==> amber <==
==> flow/design.v <==
module multiplier
  (
   input                     clk,
   input                     rst,
   input                     en,
   input [BITS-1:0]          data_a,
   input [BITS-1:0]          data_b,
   output reg [(BITS*2)-1:0] result,
   output                    done
   );
   parameter BITS = 16;
   localparam STATE_IDLE     = 0;
   localparam STATE_MULTIPLY = 1;
   reg                    state;
   reg [$clog2(BITS)-1:0] mul_counter;
   reg [BITS-1:0]         data_a_reg;
   reg [(BITS*2)-1:0]     data_b_reg;
   assign done = (STATE_IDLE == state) && !en;
   always @ (posedge clk) begin
      case (state)
         STATE_IDLE: begin
            if (en) begin
               mul_counter <= 0;
               data_a_reg <= data_a;
               data_b_reg <= { {BITS{1'b0}}, data_b };
               result <= 0;
               state <= STATE_MULTIPLY;
            end
         end
         STATE_MULTIPLY: begin
            if (mul_counter == BITS - 1) begin
               state <= STATE_IDLE;
            end else begin
               mul_counter <= mul_counter + 1;
            end
            data_a_reg <= data_a_reg >> 1;
            data_b_reg <= data_b_reg << 1;
            if (data_a_reg[0]) begin
               result <= result + data_b_reg;
            end
         end
      endcase
      if (rst) begin
         state <= STATE_IDLE;
      end
   end
endmodule
module divider
  (
   input                 clk,
   input                 rst,
   input                 en,
   input [BITS-1:0]      dividend,
   input [BITS-1:0]      divisor,
   output reg [BITS-1:0] quotient,
   output [BITS-1:0]     remainder,
   output                done
   );
   parameter BITS = 16;
   localparam STATE_IDLE   = 0;
   localparam STATE_DIVIDE = 1;
   reg                    state;
   reg [$clog2(BITS)-1:0] div_counter;
   reg [(BITS-1)*2:0]     dividend_reg;
   reg [(BITS-1)*2:0]     divisor_reg;
   assign done = (STATE_IDLE == state) && !en;
   assign remainder = dividend_reg[BITS-1:0];
   always @ (posedge clk) begin
      case (state)
        STATE_IDLE: begin
           if (en) begin
              div_counter <= 0;
              dividend_reg <= { {BITS-1{1'b0}}, dividend };
              divisor_reg <= { divisor, {BITS-1{1'b0}} };
              quotient <= 0;
              state <= STATE_DIVIDE;
           end
        end
        STATE_DIVIDE: begin
           if (div_counter == BITS - 1) begin
              state <= STATE_IDLE;
           end else begin
              div_counter <= div_counter + 1;
           end
           divisor_reg <= divisor_reg >> 1;
           if (dividend_reg < divisor_reg) begin
              quotient <= quotient << 1;
           end else begin
              quotient <= (quotient << 1) | 1'b1;
              dividend_reg <= dividend_reg - divisor_reg;
           end
        end
      endcase
      if (rst) begin
         state <= STATE_IDLE;
      end
   end
endmodule
module processor
  (
   input                        clk,
   input                        rst,
   input                        boot_done,
   output reg [11:0]            status_digits,
   output reg                   halted,
   output reg [16-1:0]  instr_ptr,
   input                        instr_valid,
   input [32-1:0]      cur_instr,
   output reg                   cache_wr_en,
   output reg [16-1:0]  cache_wr_addr,
   output reg [16-1:0]  cache_wr_data,
   input                        cache_wr_done,
   output reg                   cache_rd_en,
   output reg [16-1:0]  cache_rd_addr,
   input [16-1:0]       cache_rd_data,
   input                        cache_rd_done,
   input                        pixel_wr_done,
   output reg                   pixel_en,
   output reg [7:0]             pixel_rgb,
   output reg [7:0]             pixel_x,
   output reg [7:0]             pixel_y,
   input [16-1:0]       rnd,
   output reg                   ms_time_rst,
   input [16-1:0]       ms_time,
   input [142-1:0] buf_inputs
   );
   reg [16-1:0]  registers [16-1:0];
   reg                   overflow_flag;
   reg                   carry_flag;
   reg                   zero_flag;
   reg                   sign_flag;
   wire [7:0]            opcode = cur_instr[31:24];
   wire [7:0]            arg1 = cur_instr[23:16];
   wire [7:0]            arg2 = cur_instr[15:8];
   wire [3:0]            reg1 = arg1[3:0];
   wire [3:0]            reg2 = arg2[3:0];
   wire [16-1:0] dest = registers[reg1];
   wire [16-1:0] src  = registers[reg2];
   wire [15:0]           argA = cur_instr[23:8];
   wire [15:0]           argB = cur_instr[15:0];
   wire signed [16-1:0] signed_dest = dest;
   reg [3:0]             load_reg;
   reg                       multiply_en;
   reg [16-1:0]      multiply_data_a;
   reg [16-1:0]      multiply_data_b;
   wire [(16*2)-1:0] multiply_result;
   wire                      multiply_done;
   multiplier #(.BITS(16)) multiplier_
     (
      .clk(clk),
      .rst(rst),
      .en(multiply_en),
      .data_a(multiply_data_a),
      .data_b(multiply_data_b),
      .result(multiply_result),
      .done(multiply_done)
      );
   reg                   divide_en;
   reg [16-1:0]  dividend;
   reg [16-1:0]  divisor;
   wire [16-1:0] quotient;
   wire [16-1:0] remainder;
   wire                  divide_done;
   divider #(.BITS(16)) divider_
     (
      .clk(clk),
      .rst(rst),
      .en(divide_en),
      .dividend(dividend),
      .divisor(divisor),
      .quotient(quotient),
      .remainder(remainder),
      .done(divide_done)
      );
   localparam [3:0] STATE_PRE_BOOT   = 0;
   localparam [3:0] STATE_HALT       = 1;
   localparam [3:0] STATE_EXECUTING  = 2;
   localparam [3:0] STATE_WR_WAIT    = 3;
   localparam [3:0] STATE_PIXEL_WAIT = 4;
   localparam [3:0] STATE_RD_WAIT    = 5;
   localparam [3:0] STATE_RET_WAIT   = 6;
   localparam [3:0] STATE_MULTIPLY   = 7;
   localparam [3:0] STATE_DIVIDE     = 8;
   reg [3:0]            state;
   always @ (posedge clk) begin
      cache_wr_en <= 0;
      cache_rd_en <= 0;
      pixel_en <= 0;
      multiply_en <= 0;
      divide_en <= 0;
      ms_time_rst <= 0;
      case (state)
        STATE_PRE_BOOT: begin
           if (boot_done) begin
              state <= STATE_EXECUTING;
           end
        end
        STATE_HALT: begin
           halted <= 1;
        end
        STATE_EXECUTING: begin
           halted <= 0;
           if (instr_valid) begin
              execute();
           end
        end
        STATE_WR_WAIT: begin
           if (cache_wr_done) begin
              state <= STATE_EXECUTING;
           end
        end
        STATE_PIXEL_WAIT: begin
           if (pixel_wr_done) begin
              state <= STATE_EXECUTING;
           end
        end
        STATE_RD_WAIT: begin
           if (cache_rd_done) begin
              registers[load_reg] <= cache_rd_data;
              state <= STATE_EXECUTING;
           end
        end
        STATE_RET_WAIT: begin
           if (cache_rd_done) begin
              instr_ptr <= cache_rd_data + 32 / 8;
              state <= STATE_EXECUTING;
           end
        end
        STATE_MULTIPLY: begin
           if (multiply_done) begin
              registers[load_reg] <= multiply_result[16-1:0];
              state <= STATE_EXECUTING;
           end
        end
        STATE_DIVIDE: begin
           if (divide_done) begin
              registers[load_reg] <= quotient;
              state <= STATE_EXECUTING;
           end
        end
      endcase
      if (rst) begin
         state <= STATE_PRE_BOOT;
         status_digits <= 0;
         halted <= 0;
         instr_ptr <= 0;
         cache_wr_en <= 0;
         cache_rd_en <= 0;
         pixel_en <= 0;
         pixel_rgb <= 0;
         ms_time_rst <= 0;
         multiply_en <= 0;
         divide_en <= 0;
         overflow_flag <= 0;
         carry_flag <= 0;
         zero_flag <= 0;
         sign_flag <= 0;
      end
   end
   task execute;
      reg [16:0] result;
      begin
         result = 0;
         instr_ptr <= instr_ptr + 32 / 8;
         case (opcode)
           8'h00: begin
           end
           8'h01: begin
              registers[reg1] <= buf_inputs[src];
           end
           8'h02: begin
              if (cache_wr_done) begin
                 push(instr_ptr);
                 instr_ptr <= argA;
              end else begin
                 instr_ptr <= instr_ptr;
              end
           end
           8'h03: begin
              if (cache_rd_done) begin
                 pop();
                 registers[4'b0] <= registers[4'b0] - arg1 - 16 / 8;
                 state <= STATE_RET_WAIT;
              end else begin
                 instr_ptr <= instr_ptr;
              end
           end
           8'h04: begin
              if (cache_rd_done) begin
                 read(src);
              end else begin
                 instr_ptr <= instr_ptr;
              end
           end
           8'h05: begin
              if (cache_rd_done) begin
                 read(argB);
              end else begin
                 instr_ptr <= instr_ptr;
              end
           end
           8'h06: begin
              registers[reg1] <= src;
           end
           8'h07: begin
              registers[reg1] <= argB;
           end
           8'h08: begin
              if (cache_wr_done) begin
                 push(dest);
              end else begin
                 instr_ptr <= instr_ptr;
              end
           end
           8'h09: begin
              if (cache_rd_done) begin
                 pop();
              end else begin
                 instr_ptr <= instr_ptr;
              end
           end
           8'h0A: begin
              result = dest + src;
              registers[reg1] <= result[16-1:0];
           end
           8'h0B: begin
              result = dest - src;
              registers[reg1] <= result[16-1:0];
           end
           8'h0C: begin
              if (multiply_done) begin
                 multiply_en <= 1;
                 multiply_data_a <= dest;
                 multiply_data_b <= src;
                 state <= STATE_MULTIPLY;
                 load_reg <= reg1;
              end else begin
                 instr_ptr <= instr_ptr;
              end
           end
           8'h0D: begin
              if (divide_done) begin
                 divide_en <= 1;
                 dividend <= dest;
                 divisor <= src;
                 state <= STATE_DIVIDE;
                 load_reg <= reg1;
              end else begin
                 instr_ptr <= instr_ptr;
              end
           end
           8'h0E: begin
              registers[reg1] <= dest & src;
           end
           8'h0F: begin
              registers[reg1] <= dest | src;
           end
           8'h10: begin
              registers[reg1] <= dest ^ src;
           end
           8'h11: begin
              registers[reg1] <= dest << src;
           end
           8'h12: begin
              registers[reg1] <= signed_dest >>> src;
           end
           8'h13: begin
              registers[reg1] <= dest >> src;
           end
           8'h14: begin
              result = dest - src;
           end
           8'h15: begin
              result = { 1'b0, dest & src };
           end
           8'h16: begin
              pixel_rgb <= dest[7:0];
           end
           8'h17: begin
              if (pixel_wr_done) begin
                 pixel_en <= 1;
                 pixel_x <= dest[7:0];
                 pixel_y <= src[7:0];
                 state <= STATE_PIXEL_WAIT;
              end else begin
                 instr_ptr <= instr_ptr;
              end
           end
           8'h18: begin
              if (cache_wr_done) begin
                 write(dest, src);
              end else begin
                 instr_ptr <= instr_ptr;
              end
           end
           8'h19: begin
              if (cache_wr_done) begin
                 write(dest, argB);
              end else begin
                 instr_ptr <= instr_ptr;
              end
           end
           8'h1A: begin
              registers[reg1] <= ms_time;
           end
           8'h1B: begin
              ms_time_rst <= 1;
           end
           8'h1C: begin
              registers[reg1] <= rnd;
           end
           8'h30: begin
              instr_ptr <= dest;
           end
           8'h31: begin
              instr_ptr <= argA;
           end
           8'h32: begin
              if (zero_flag) begin
                 instr_ptr <= argA;
              end
           end
           8'h33: begin
              if (!zero_flag) begin
                 instr_ptr <= argA;
              end
           end
           8'h34: begin
              if (!zero_flag && sign_flag == overflow_flag) begin
                 instr_ptr <= argA;
              end
           end
           8'h35: begin
              if (sign_flag == overflow_flag) begin
                 instr_ptr <= argA;
              end
           end
           8'h36: begin
              if (!carry_flag && !zero_flag) begin
                 instr_ptr <= argA;
              end
           end
           8'h37: begin
              if (!carry_flag) begin
                 instr_ptr <= argA;
              end
           end
           8'h38: begin
              if (sign_flag != overflow_flag) begin
                 instr_ptr <= argA;
              end
           end
           8'h39: begin
              if (sign_flag != overflow_flag || zero_flag) begin
                 instr_ptr <= argA;
              end
           end
           8'h3A: begin
              if (carry_flag) begin
                 instr_ptr <= argA;
              end
           end
           8'h3B: begin
              if (carry_flag || zero_flag) begin
                 instr_ptr <= argA;
              end
           end
           8'h3C: begin
              if (overflow_flag) begin
                 instr_ptr <= argA;
              end
           end
           8'h3D: begin
              if (!overflow_flag) begin
                 instr_ptr <= argA;
              end
           end
           8'h3E: begin
              if (sign_flag) begin
                 instr_ptr <= argA;
              end
           end
           8'h3F: begin
              if (!sign_flag) begin
                 instr_ptr <= argA;
              end
           end
           default: begin
              status_digits <= 12'h700 | opcode;
              state <= STATE_HALT;
           end
         endcase
         if (8'h14 == opcode || 8'h15 == opcode ||
             8'h0A == opcode || 8'h0B == opcode) begin
            set_flags(result);
         end else begin
            clear_flags();
         end
      end
   endtask
   task write;
      input [16-1:0] data;
      input [16-1:0] addr;
      begin
         cache_wr_en <= 1;
         cache_wr_addr <= addr;
         cache_wr_data <= data;
         state <= STATE_WR_WAIT;
      end
   endtask
   task read;
      input [16-1:0] addr;
      begin
         load_reg <= reg1;
         cache_rd_en <= 1;
         cache_rd_addr <= addr;
         state <= STATE_RD_WAIT;
      end
   endtask
   task push;
      input [16-1:0] push_data;
      reg [16-1:0]   new_stack_ptr;
      begin
         new_stack_ptr = registers[4'b0] + 16 / 8;
         write(push_data, new_stack_ptr);
         registers[4'b0] <= new_stack_ptr;
      end
   endtask
   task pop;
      reg [16-1:0] stack_ptr;
      begin
         stack_ptr = registers[4'b0];
         read(stack_ptr);
         registers[4'b0] <= stack_ptr - 2;
      end
   endtask;
   task set_flags;
      input [16:0] result;
      begin
         if (8'h0A == opcode) begin
            overflow_flag <= (dest[16-1] &
                              src[16-1] &
                              ~result[16-1]) |
                             (~dest[16-1] &
                              ~src[16-1] &
                              result[16-1]);            
         end else if (8'h0B == opcode || 8'h14 == opcode) begin
            overflow_flag <= (dest[16-1] &
                              ~src[16-1] &
                              ~result[16-1]) |
                             (~dest[16-1] &
                              src[16-1] &
                              result[16-1]);
         end else begin
            overflow_flag <= 0;
         end
         carry_flag <= result[16];
         zero_flag <= (0 == result[16-1:0]);
         sign_flag <= result[16-1];
      end
   endtask
   task clear_flags;
      begin
         overflow_flag <= 0;
         carry_flag <= 0;
         zero_flag <= 0;
         sign_flag <= 0;
      end
   endtask
endmodule
==> flow/run.sh <==
#!/bin/bash
# the make line also repeats each setting of config.mk as NAME=value (left out here)
make -C /OpenROAD-flow-scripts/flow DESIGN_CONFIG=/design/flow/config.mk WORK_HOME=/design/flow/orfs CLKGATE_MAP_FILE= finish
==> flow/config.mk <==
export PLATFORM = sky130hd
export DESIGN_NAME = processor
export DESIGN_NICKNAME = processor
export VERILOG_FILES = /design/flow/design.v
export SDC_FILE = /design/flow/constraint.sdc
export NUM_CORES = 4
export LEC_CHECK = 0
export ABC_AREA = 0
export CAP_MARGIN = 30
export CELL_PAD_IN_SITES_DETAIL_PLACEMENT = 2
export CORE_MARGIN = 8
export CORE_UTILIZATION = 65
export CTS_CLUSTER_SIZE = 11
export GPL_ROUTABILITY_DRIVEN = 0
export GPL_TIMING_DRIVEN = 1
export HOLD_SLACK_MARGIN = 0.02
export MIN_ROUTING_LAYER = met1
export PLACE_DENSITY_LB_ADDON = 0.1
export SLEW_MARGIN = 20
export TNS_END_PERCENT = 40
==> flow/constraint.sdc <==
create_clock -name core_clock -period 9.49 [get_ports {clk}]
set_input_delay 1.8980 -clock core_clock [delete_from_list [all_inputs] [get_ports {clk}]]
set_output_delay 1.8980 -clock core_clock [all_outputs]
set_load 0.01 [all_outputs]
==> inputs of nickel, as changes to amber <==
==> flow/config.mk (replaced) <==
export PLATFORM = sky130hd
export DESIGN_NAME = processor
export DESIGN_NICKNAME = processor
export VERILOG_FILES = /design/flow/design.v
export SDC_FILE = /design/flow/constraint.sdc
export NUM_CORES = 4
export LEC_CHECK = 0
export CAP_MARGIN = 20
export CORE_MARGIN = 2
export CORE_UTILIZATION = 58
export PLACE_DENSITY = 0.6
export SLEW_MARGIN = 20
==> flow/constraint.sdc (replaced) <==
create_clock -name core_clock -period 7.08 [get_ports {clk}]
set_input_delay 1.4160 -clock core_clock [delete_from_list [all_inputs] [get_ports {clk}]]
set_output_delay 1.4160 -clock core_clock [all_outputs]
set_load 0.01 [all_outputs]
==> inputs of sierra, as changes to amber <==
==> flow/config.mk (replaced) <==
export PLATFORM = sky130hd
export DESIGN_NAME = processor
export DESIGN_NICKNAME = processor
export VERILOG_FILES = /design/flow/design.v
export SDC_FILE = /design/flow/constraint.sdc
export NUM_CORES = 4
export LEC_CHECK = 0
export CAP_MARGIN = 20
export CORE_MARGIN = 2
export CORE_UTILIZATION = 48
export CTS_CLUSTER_SIZE = 98
export PLACE_DENSITY = 0.6
export SLEW_MARGIN = 20
==> flow/constraint.sdc (replaced) <==
create_clock -name core_clock -period 4.38 [get_ports {clk}]
set_input_delay 0.8760 -clock core_clock [delete_from_list [all_inputs] [get_ports {clk}]]
set_output_delay 0.8760 -clock core_clock [all_outputs]
set_load 0.01 [all_outputs]
==> inputs of raven, as changes to amber <==
==> flow/config.mk (replaced) <==
export PLATFORM = sky130hd
export DESIGN_NAME = processor
export DESIGN_NICKNAME = processor
export VERILOG_FILES = /design/flow/design.v
export SDC_FILE = /design/flow/constraint.sdc
export NUM_CORES = 4
export LEC_CHECK = 0
export ABC_AREA = 1
export CAP_MARGIN = 20
export CORE_MARGIN = 2
export CORE_UTILIZATION = 65
export CTS_CLUSTER_DIAMETER = 293
export MAX_ROUTING_LAYER = met4
export PLACE_DENSITY = 0.6
export SLEW_MARGIN = 0
export TNS_END_PERCENT = 5
==> flow/constraint.sdc (replaced) <==
create_clock -name core_clock -period 7.08 [get_ports {clk}]
set_input_delay 1.4160 -clock core_clock [delete_from_list [all_inputs] [get_ports {clk}]]
set_output_delay 1.4160 -clock core_clock [all_outputs]
set_load 0.01 [all_outputs]
==> results <==
amber never finished: it broke off in detailed placement. sierra finished but fails on negative setup slack. nickel went through all stages and came out clean. raven ran to the end with no violations. Worst setup slack: sierra < nickel < raven. Clock skew: raven < nickel < sierra. Hold slack: nickel is better than sierra (0.0076 ns). Global-route usage: nickel is higher than sierra (9.4 points). First-iteration DRC count: raven is larger than sierra (about 70%). The lowest clock power belongs to raven, the highest to sierra. Against raven, the utilization of sierra is lower by 9.8 points.
Power is estimated from default activity; no workload was simulated.
